==> wip/indigo <==
==> flow/design.v <==
module ALU(Ain,Bin,ALUop,out,Z);
input [15:0] Ain, Bin;
input [1:0] ALUop;
output [15:0] out;
output Z;
assign out = (ALUop == 2'b00) ? (Ain + Bin) : (ALUop == 2'b01) ? (Ain - Bin) : (ALUop == 2'b10) ? (Ain & Bin) : (~Bin) ;
assign Z =  (out == 16'b0000000000000000) ?  1'b1 : 1'b0;
endmodule
module regfile(data_in,writenum,write,readnum,clk,data_out);
input [15:0] data_in;
input [2:0] writenum, readnum;
input write, clk;
output [15:0] data_out;
reg [15:0] R[7:0];  
reg [15:0] data_out;
always_ff @ (posedge clk)
begin 
if (write)  
    R[writenum] <= data_in;   
end  
assign data_out = R[readnum];  
endmodule
module shifter(in,shift,sout);
input [15:0] in;
input [1:0] shift;
output [15:0] sout;
reg [15:0] sout;
always_comb 
begin 
    if (shift == 2'b00)
        sout = in;
    else if (shift == 2'b01)
        sout = in << 1;
    else if (shift == 2'b10)
        sout = in >> 1;
    else if (shift == 2'b11)
    begin
      sout = in >> 1;
      sout[15] = in[15];
    end 
    else 
    sout = 16'bxxxxxxxxxxxxxxxx;
end 
endmodule
module datapath (clk, writenum, readnum, write, datapath_in, vsel, loada, loadb, loadc, shift, asel, bsel, ALUop, loads, Z_out, datapath_out);
input write, clk, loada, loadb, loadc, asel, bsel, loads, vsel;
input [1:0] ALUop, shift;
input [2:0] writenum, readnum;
input [15:0] datapath_in;
output Z_out;
output [15:0] datapath_out;
wire [15:0] data_in;
reg[15:0] aloaded, in;
wire [15:0] Bin, Ain;
reg Z_out;
reg [15:0] datapath_out;
wire [15:0] data_out, sout, out;
wire Z;
assign data_in = vsel ? datapath_in : datapath_out;  
regfile REGFILE(data_in, writenum, write, readnum, clk, data_out);  
always_ff @(posedge clk)  
begin
if (loada == 1) 
begin
 aloaded <= data_out ;
end
end 
always_ff @(posedge clk)  
begin
if (loadb == 1) 
begin
 in <= data_out ;
end
end 
shifter SHIFTER(in,shift,sout);
assign Bin = bsel ? ({11'b0, datapath_in[4:0]}) : sout ;  
assign Ain = asel ? (16'b0000000000000000) : aloaded ;
ALU alu(Ain,Bin,ALUop,out,Z);  
always_ff @(posedge clk)  
begin
if (loads == 1) 
begin
 Z_out <= Z ;
end
end 
always_ff @(posedge clk)  
begin
if (loadc == 1) 
begin
 datapath_out <= out ;
end
end 
endmodule 
==> flow/run.sh <==
#!/bin/bash
# the make line also repeats each setting of config.mk as NAME=value (left out here)
make -C /OpenROAD-flow-scripts/flow DESIGN_CONFIG=/design/flow/config.mk WORK_HOME=/design/flow/orfs CLKGATE_MAP_FILE= finish
==> flow/config.mk <==
export PLATFORM = sky130hd
export DESIGN_NAME = datapath
export DESIGN_NICKNAME = datapath
export VERILOG_FILES = /design/flow/design.v
export SDC_FILE = /design/flow/constraint.sdc
export NUM_CORES = 4
export LEC_CHECK = 0
export CAP_MARGIN = 20
export CELL_PAD_IN_SITES_GLOBAL_PLACEMENT = 0
export CORE_ASPECT_RATIO = 1.76
export CORE_MARGIN = 2
export CORE_UTILIZATION = 53
export CTS_CLUSTER_DIAMETER = 213
export CTS_CLUSTER_SIZE = 12
export GPL_ROUTABILITY_DRIVEN = 1
export MAX_ROUTING_LAYER = met4
export MIN_ROUTING_LAYER = met2
export PLACE_DENSITY_LB_ADDON = 0.21
export SLEW_MARGIN = 40
export TNS_END_PERCENT = 15
==> flow/constraint.sdc <==
create_clock -name core_clock -period 5.47 [get_ports {clk}]
set_input_delay 1.0940 -clock core_clock [delete_from_list [all_inputs] [get_ports {clk}]]
set_output_delay 1.0940 -clock core_clock [all_outputs]
set_load 0.01 [all_outputs]
==> wip/amber (differences from wip/indigo) <==
==> flow/config.mk (replaced) <==
export PLATFORM = sky130hd
export DESIGN_NAME = datapath
export DESIGN_NICKNAME = datapath
export VERILOG_FILES = /design/flow/design.v
export SDC_FILE = /design/flow/constraint.sdc
export NUM_CORES = 4
export LEC_CHECK = 0
export CAP_MARGIN = 20
export CORE_MARGIN = 2
export CORE_UTILIZATION = 58
export SLEW_MARGIN = 20
==> flow/constraint.sdc (replaced) <==
create_clock -name core_clock -period 2.97 [get_ports {clk}]
set_input_delay 0.5940 -clock core_clock [delete_from_list [all_inputs] [get_ports {clk}]]
set_output_delay 0.5940 -clock core_clock [all_outputs]
set_load 0.01 [all_outputs]
==> wip/xenon (differences from wip/indigo) <==
==> flow/config.mk (replaced) <==
export PLATFORM = sky130hd
export DESIGN_NAME = datapath
export DESIGN_NICKNAME = datapath
export VERILOG_FILES = /design/flow/design.v
export SDC_FILE = /design/flow/constraint.sdc
export NUM_CORES = 4
export LEC_CHECK = 0
export ABC_AREA = 1
export CAP_MARGIN = 20
export CORE_MARGIN = 2
export CORE_UTILIZATION = 72
export PLACE_DENSITY = 0.4
export SLEW_MARGIN = 20
export TNS_END_PERCENT = 5
==> flow/constraint.sdc (replaced) <==
create_clock -name core_clock -period 2.93 [get_ports {clk}]
set_input_delay 0.5860 -clock core_clock [delete_from_list [all_inputs] [get_ports {clk}]]
set_output_delay 0.5860 -clock core_clock [all_outputs]
set_load 0.01 [all_outputs]
==> wip/ember (differences from wip/indigo) <==
==> flow/config.mk (replaced) <==
export PLATFORM = sky130hd
export DESIGN_NAME = datapath
export DESIGN_NICKNAME = datapath
export VERILOG_FILES = /design/flow/design.v
export SDC_FILE = /design/flow/constraint.sdc
export NUM_CORES = 4
export LEC_CHECK = 0
export ABC_AREA = 1
export CAP_MARGIN = 20
export CORE_MARGIN = 2
export CORE_UTILIZATION = 65
export CTS_CLUSTER_SIZE = 85
export SETUP_SLACK_MARGIN = 0.85
export SLEW_MARGIN = 20
export TNS_END_PERCENT = 5
==> flow/constraint.sdc (replaced) <==
create_clock -name core_clock -period 2.94 [get_ports {clk}]
set_input_delay 0.5880 -clock core_clock [delete_from_list [all_inputs] [get_ports {clk}]]
set_output_delay 0.5880 -clock core_clock [all_outputs]
set_load 0.01 [all_outputs]
==> summary of the runs <==
- wip/xenon died in 5_1_grt. wip/ember finished but fails on setup timing. wip/indigo finished clean. wip/amber finished but failed the layout checks on setup timing.
- Clock power, highest first: wip/ember, wip/amber, wip/indigo.
- Power: wip/ember > wip/amber > wip/indigo.
- Against wip/ember, the final area of wip/amber is smaller by 0.34%.
- Worst hold slack, highest first: wip/ember, wip/amber, wip/indigo.
- Of wip/amber and wip/ember, wip/ember has the higher register-to-register slack (gap 1400 ps).
- In wip/amber the combinational power is higher than in wip/indigo, by 120%.
- The lowest wire length belongs to wip/amber, the highest to wip/ember.
- Non-clock buffer count: wip/amber > wip/ember > wip/indigo.
No activity file was given, so power comes from the tool's default toggle rates.
